## ted
module ted
(
	input         clk,				 
	input         reset,
	input  [15:0] addr_in,
	output [15:0] addr_out,
	input   [7:0] data_in,
	output  [7:0] data_out,
	input         rw,
	output        cpuclk,			 
	output  [6:0] color,				 
	output        csync,
	output reg    hsync,
	output reg    vsync,
	output reg    hblank,
	output reg    vblank_out,
	input         wide,
	output        ce_pix,
	output        irq,
	output        ba,
	output reg    cs_io,
	output reg    cs_ram,
	output reg    cs0,
	output reg    cs1,
	output reg    aec,
	output  [4:0] snd,
	output        pal,
	input   [7:0] k,
	input   [1:0] tvmode,
	output        cpuenable			 
);
export LEC_CHECK = 0
export CAP_MARGIN = 20
export CORE_MARGIN = 2
export CORE_UTILIZATION = 72
export PLACE_DENSITY_LB_ADDON = 0.0
export SLEW_MARGIN = 20
create_clock -name core_clock -period 6.13 [get_ports {clk}]
run.sh (not shown) runs the stock make flow with config.mk's settings and CLKGATE_MAP_FILE=.
Next try:
CORE_UTILIZATION = 40   (was 72)
PLACE_DENSITY_LB_ADDON = not set   (was 0.0)
clock period = 3.5 ns   (was 6.13 ns; I/O delays follow)
Cell count climbs by 13%.
Via count drops by 2.9%.
Worst setup slack loses 1600 ps.
Wire length climbs by 6.7%.
Synthesized cell count stays the same.
Next try:
clock period = 5.95 ns   (was 3.5 ns; I/O delays follow)
Final area drops by 2.3%.
Hold slack gets better by 90 ps.
First-iteration DRC count drops by 1.8%.
Utilization drops by 1.1 points.
Clock-buffer cell count drops by 3.
Non-clock buffer count drops by 181.
Power drops by 40%.


== the reference run ==
ted again, from the RTL that the note above started with.
// ted
module ted
(
	input         clk,				 
	input         reset,
	input  [15:0] addr_in,
	output [15:0] addr_out,
	input   [7:0] data_in,
	output  [7:0] data_out,
	input         rw,
	output        cpuclk,			 
	output  [6:0] color,				 
	output        csync,
	output reg    hsync,
	output reg    vsync,
	output reg    hblank,
	output reg    vblank_out,
	input         wide,
	output        ce_pix,
	output        irq,
	output        ba,
	output reg    cs_io,
	output reg    cs_ram,
	output reg    cs0,
	output reg    cs1,
	output reg    aec,
	output  [4:0] snd,
	output        pal,
	input   [7:0] k,
	input   [1:0] tvmode,
	output        cpuenable			 
);
clock: 6.91 ns
lec_check: 0
cap_margin: 25
core_aspect_ratio: 0.67
core_margin: 2
core_utilization: 24
cts_cluster_diameter: 174
gpl_timing_driven: 0
max_routing_layer: met5
place_density: 0.37
setup_slack_margin: 1.88
slew_margin: 20
tns_end_percent: 25
Here is what was changed in the inputs of the trial run compared with the reference run.
Settings: CAP_MARGIN: 25 -> 20; SETUP_SLACK_MARGIN: 1.88 -> unset; MAX_ROUTING_LAYER: met5 -> unset; TNS_END_PERCENT: 25 -> unset; CORE_ASPECT_RATIO: 0.67 -> unset; CORE_UTILIZATION: 24 -> 14; PLACE_DENSITY: 0.37 -> unset; CTS_CLUSTER_DIAMETER: 174 -> unset; GPL_TIMING_DRIVEN: 0 -> unset; the clock period (ns, I/O delays scaled along): 6.91 -> 15.0.
Findings:
- Compared to the reference run, the trial run has power drawn by the sequential cells about 54% lower.
- The trial run vs the reference run: total wirelength of the detailed-routed design down by more than a quarter
- Summary of the trial run over the reference run: part of the power in combinational logic now sits lower, non-filler instance count after layout now sits higher, cell-internal power now sits lower.
- Delta (the trial run minus the reference run): synthesis-to-finish area growth went up, power density relative to cell area went down, flip-flop count did not really move, number of buffers and inverters on the critical path went down, share of the core filled with cells went down.
- Die size (the reference run / the trial run): 0.59


## build 91
ted again, from the RTL that the note above started with.
==> flow/config.mk <==
export PLATFORM = sky130hd
export DESIGN_NAME = ted
export DESIGN_NICKNAME = ted
export VERILOG_FILES = /design/flow/design.v
export SDC_FILE = /design/flow/constraint.sdc
export NUM_CORES = 4
export LEC_CHECK = 0
export CAP_MARGIN = 20
export CORE_MARGIN = 2
export CORE_UTILIZATION = 72
export CTS_CLUSTER_DIAMETER = 354
export CTS_CLUSTER_SIZE = 22
export PLACE_DENSITY_LB_ADDON = 0.0
export SLEW_MARGIN = 20
==> flow/constraint.sdc <==
create_clock -name core_clock -period 6.13 [get_ports {clk}]
set_input_delay 1.2260 -clock core_clock [delete_from_list [all_inputs] [get_ports {clk}]]
set_output_delay 1.2260 -clock core_clock [all_outputs]
set_load 0.01 [all_outputs]
Build 91 ended with every stage complete and zero timing, DRC or antenna violations.
#### Input delta (build 22 over build 91)
- CTS_CLUSTER_SIZE: 22 -> unset
- CTS_CLUSTER_DIAMETER: 354 -> unset
- CORE_UTILIZATION: 72 -> 59
- PLACE_DENSITY_LB_ADDON: 0.0 -> unset
- the clock period (ns, I/O delays scaled along): 6.13 -> 4.54
### Flow results
Build 22 reached the end of the flow, and the finished layout is clean on the timing, DRC and antenna checks.
Changes observed in build 22 relative to build 91: post-route worst setup slack moved down; global-route wire length before repair now larger.
Multi-input combinational area share for build 22: 2.7 points down relative to build 91
Build 22 ended up with more standard cells than build 91.
Changes in build 36 relative to build 22:
- swapping 59 for 72 in CORE_UTILIZATION
- putting SETUP_SLACK_MARGIN at 0.58 where nothing was set
- putting CTS_CLUSTER_SIZE at 49 where nothing was set
- swapping 4.54 for 3.31 in the clock period (ns, I/O delays scaled along)
[summary]
Summary of build 36 over build 22: worst clock skew on the final layout went up 0.012 ns, least setup slack across all paths after layout shrank by 0.21 ns.
From build 22 to build 36 the numbers moved as follows: sequential cell count roughly the same; power went up; flop share of the area fell by 1.2 points; number of combinational gates with multiple inputs shows no meaningful change; number of cells on the critical path moved up.
| TritonCTS buffer count | build 36 vs build 22 | 6.8% lower |
Of the two values seen for worst hold path class, reg2reg was produced by build 22 and in2reg by build 36.
### build 36 -> build 49
- SETUP_SLACK_MARGIN: 0.58 -> unset
- CTS_CLUSTER_SIZE: 49 -> unset
- CORE_UTILIZATION: 72 -> 59
- the clock period (ns, I/O delays scaled along): 3.31 -> 5.27
Findings:
The lower placed wire-length estimate after detailed placement of build 36 and build 49 is in build 49. Of build 36 and build 49, build 49 shows the lower initial antenna violation count, with build 36 above it. From build 36 to build 49 the numbers moved as follows: portion of total power attributed to combinational logic saw a decrease, number of non-clock buffers in the layout fell 222. Every run (build 36 and build 49) finished clean.


Starting RTL as in the previous note.
make LEC_CHECK=0 CAP_MARGIN=20 CORE_MARGIN=2 CORE_UTILIZATION=70 CTS_CLUSTER_SIZE=43 SETUP_SLACK_MARGIN=0.87 SLEW_MARGIN=20 finish   # period 3.49 ns
The baseline finished clean.
Change:
--- a/flow/config.mk
+++ b/flow/config.mk
@@ -9,5 +9,5 @@
 export CORE_MARGIN = 2
-export CORE_UTILIZATION = 70
-export CTS_CLUSTER_SIZE = 43
-export SETUP_SLACK_MARGIN = 0.87
+export CORE_UTILIZATION = 40
+export CTS_CLUSTER_DIAMETER = 332
+export GPL_TIMING_DRIVEN = 0
 export SLEW_MARGIN = 20
==> flow/constraint.sdc (replaced) <==
create_clock -name core_clock -period 10.0 [get_ports {clk}]
set_input_delay 2.0000 -clock core_clock [delete_from_list [all_inputs] [get_ports {clk}]]
set_output_delay 2.0000 -clock core_clock [all_outputs]
set_load 0.01 [all_outputs]
=> Register-to-register slack improves by 4300 ps; global-route usage went down by 13 points; setup slack improves by 3100 ps; die area went up by 74%; cell area went up by 0.58%; non-clock buffer count went up by 231; cell count went up by 13%; wire length went up by 18%; area after synthesis stays the same; power went down by 63%; clock power went down by 61%.
Change:
==> flow/config.mk (replaced) <==
export PLATFORM = sky130hd
export DESIGN_NAME = ted
export DESIGN_NICKNAME = ted
export VERILOG_FILES = /design/flow/design.v
export SDC_FILE = /design/flow/constraint.sdc
export NUM_CORES = 4
export LEC_CHECK = 0
export ABC_AREA = 0
export CAP_MARGIN = 10
export CORE_ASPECT_RATIO = 1.5
export CORE_MARGIN = 3
export CORE_UTILIZATION = 65
export CTS_CLUSTER_SIZE = 14
export HOLD_SLACK_MARGIN = 0.22
export MAX_ROUTING_LAYER = met4
export SLEW_MARGIN = 35
export TNS_END_PERCENT = 35
After rerunning:
- The new run ran to the end with no violations
- setup slack improved by 1100 ps
- synthesized cell count stays the same
- final area goes down by 5.1%
- clock skew goes up by 3.7 ps
- routed wire length goes down by 19%
- clock power goes down by 21%
- total power goes down by 11%
- hold slack stays flat
Change:
==> flow/config.mk (replaced) <==
export PLATFORM = sky130hd
export DESIGN_NAME = ted
export DESIGN_NICKNAME = ted
export VERILOG_FILES = /design/flow/design.v
export SDC_FILE = /design/flow/constraint.sdc
export NUM_CORES = 4
export LEC_CHECK = 0
export ABC_AREA = 1
export CAP_MARGIN = 20
export CORE_MARGIN = 2
export CORE_UTILIZATION = 40
export CTS_CLUSTER_DIAMETER = 332
export GPL_TIMING_DRIVEN = 0
export SETUP_SLACK_MARGIN = 1.83
export SLEW_MARGIN = 35
- synthesized cell count grows by 8.7%
- sequential share of layout area shrinks by 2.1 points
- flip-flop count is unchanged
- hold slack degrades by 7.4 ps
- die size grows by 59%
- register-to-register slack stays flat


Starting RTL as in the previous note.
Settings: LEC_CHECK=0, CAP_MARGIN=20, CORE_MARGIN=2, CORE_UTILIZATION=72, CTS_CLUSTER_DIAMETER=359, PLACE_DENSITY_LB_ADDON=0.0, SLEW_MARGIN=20, TNS_END_PERCENT=5; clock period 6.13 ns.
Change:
Settings changed: CORE_UTILIZATION 72 to 70, CTS_CLUSTER_DIAMETER 359 to not set, PLACE_DENSITY_LB_ADDON 0.0 to not set, SETUP_SLACK_MARGIN set to 0.5, TNS_END_PERCENT 5 to not set.
Clock period 6.13 ns to 3.73 ns, I/O delays scaled along.
Result:
- sequential power grows by 65%
- area after synthesis stays the same
- non-clock buffer count grows by 130
- count of clock-buffer cells in the layout shrinks by 5
- first-iteration DRC count grows by 15%
- critical path depth grows by 1
- sequential share of layout area shrinks by 0.93 points
Change:
Settings changed: CORE_UTILIZATION 70 to 40, SETUP_SLACK_MARGIN 0.5 to -0.32.
Clock period 3.73 ns to 5.95 ns, I/O delays scaled along.
The changed run passed the timing, DRC and antenna checks. Via count goes down by 9.8%. Critical path depth goes down by 1. Setup slack is better by 0.96 ns. Core utilization goes down by 33 points. Clock-buffer cell count goes up by 36. Total power goes down by 33%. Design area goes up by 0.94%. Clock power goes down by 28%. Global-route usage goes down by 22 points.
Change:
Settings changed: ABC_AREA set to 1, CORE_UTILIZATION 40 to 62, SETUP_SLACK_MARGIN -0.32 to not set.
Clock period 5.95 ns to 8.2 ns, I/O delays scaled along.
The new run passed the timing, DRC and antenna checks.
Cell count went up slightly.
Routed wire length fell slightly.
Core utilization goes up by 23 points.
Combinational power fell by roughly a tenth.
Non-clock buffer count fell by 44.
Global-route usage goes up by 13 points.
Area after synthesis is about the same.
Count of clock-buffer cells in the layout drops by 28.
Sequential power drops by a quarter to a third.
Design area came out lower by a few percent.
Change:
Settings changed: CORE_ASPECT_RATIO set to 1.5, CORE_UTILIZATION 62 to 40, CTS_CLUSTER_SIZE set to 73.
Clock period 8.2 ns to 10.0 ns, I/O delays scaled along.
- The changed run produced a clean layout
- sequential power came out lower by about a fifth
- register-to-register slack improved by 1.6 ns
- die size grows by well over a third
- hold slack stays flat
- total power came out lower by about a fifth
- cell count climbs by a little under a tenth
- non-clock buffer count is higher by 9
- synthesized area is unchanged
- utilization fell by 24 points
- setup slack gains 1.0 ns
- count of clock-buffer cells in the layout falls by 3
Change:
Settings changed: ABC_AREA 1 to 0, CAP_MARGIN 20 to 35, CORE_MARGIN 2 to 3, CORE_UTILIZATION 40 to 65, HOLD_SLACK_MARGIN set to 0.22, MAX_ROUTING_LAYER set to met4, SLEW_MARGIN 20 to 35, TNS_END_PERCENT set to 35.
After rerunning:
- flip-flop count is unchanged
- die area falls by 37%
- hold slack is better by 0.020 ns
- sequential share of layout area rises by 0.79 points
- fmax rises by 12%
- wire length falls by 8.8%
- global-route usage rises by 13 points
- non-clock buffer count rises by 30
- power falls by 4.4%
- cell count falls by 16%
Power figures rest on the tool's default switching activity, not on a simulated workload.
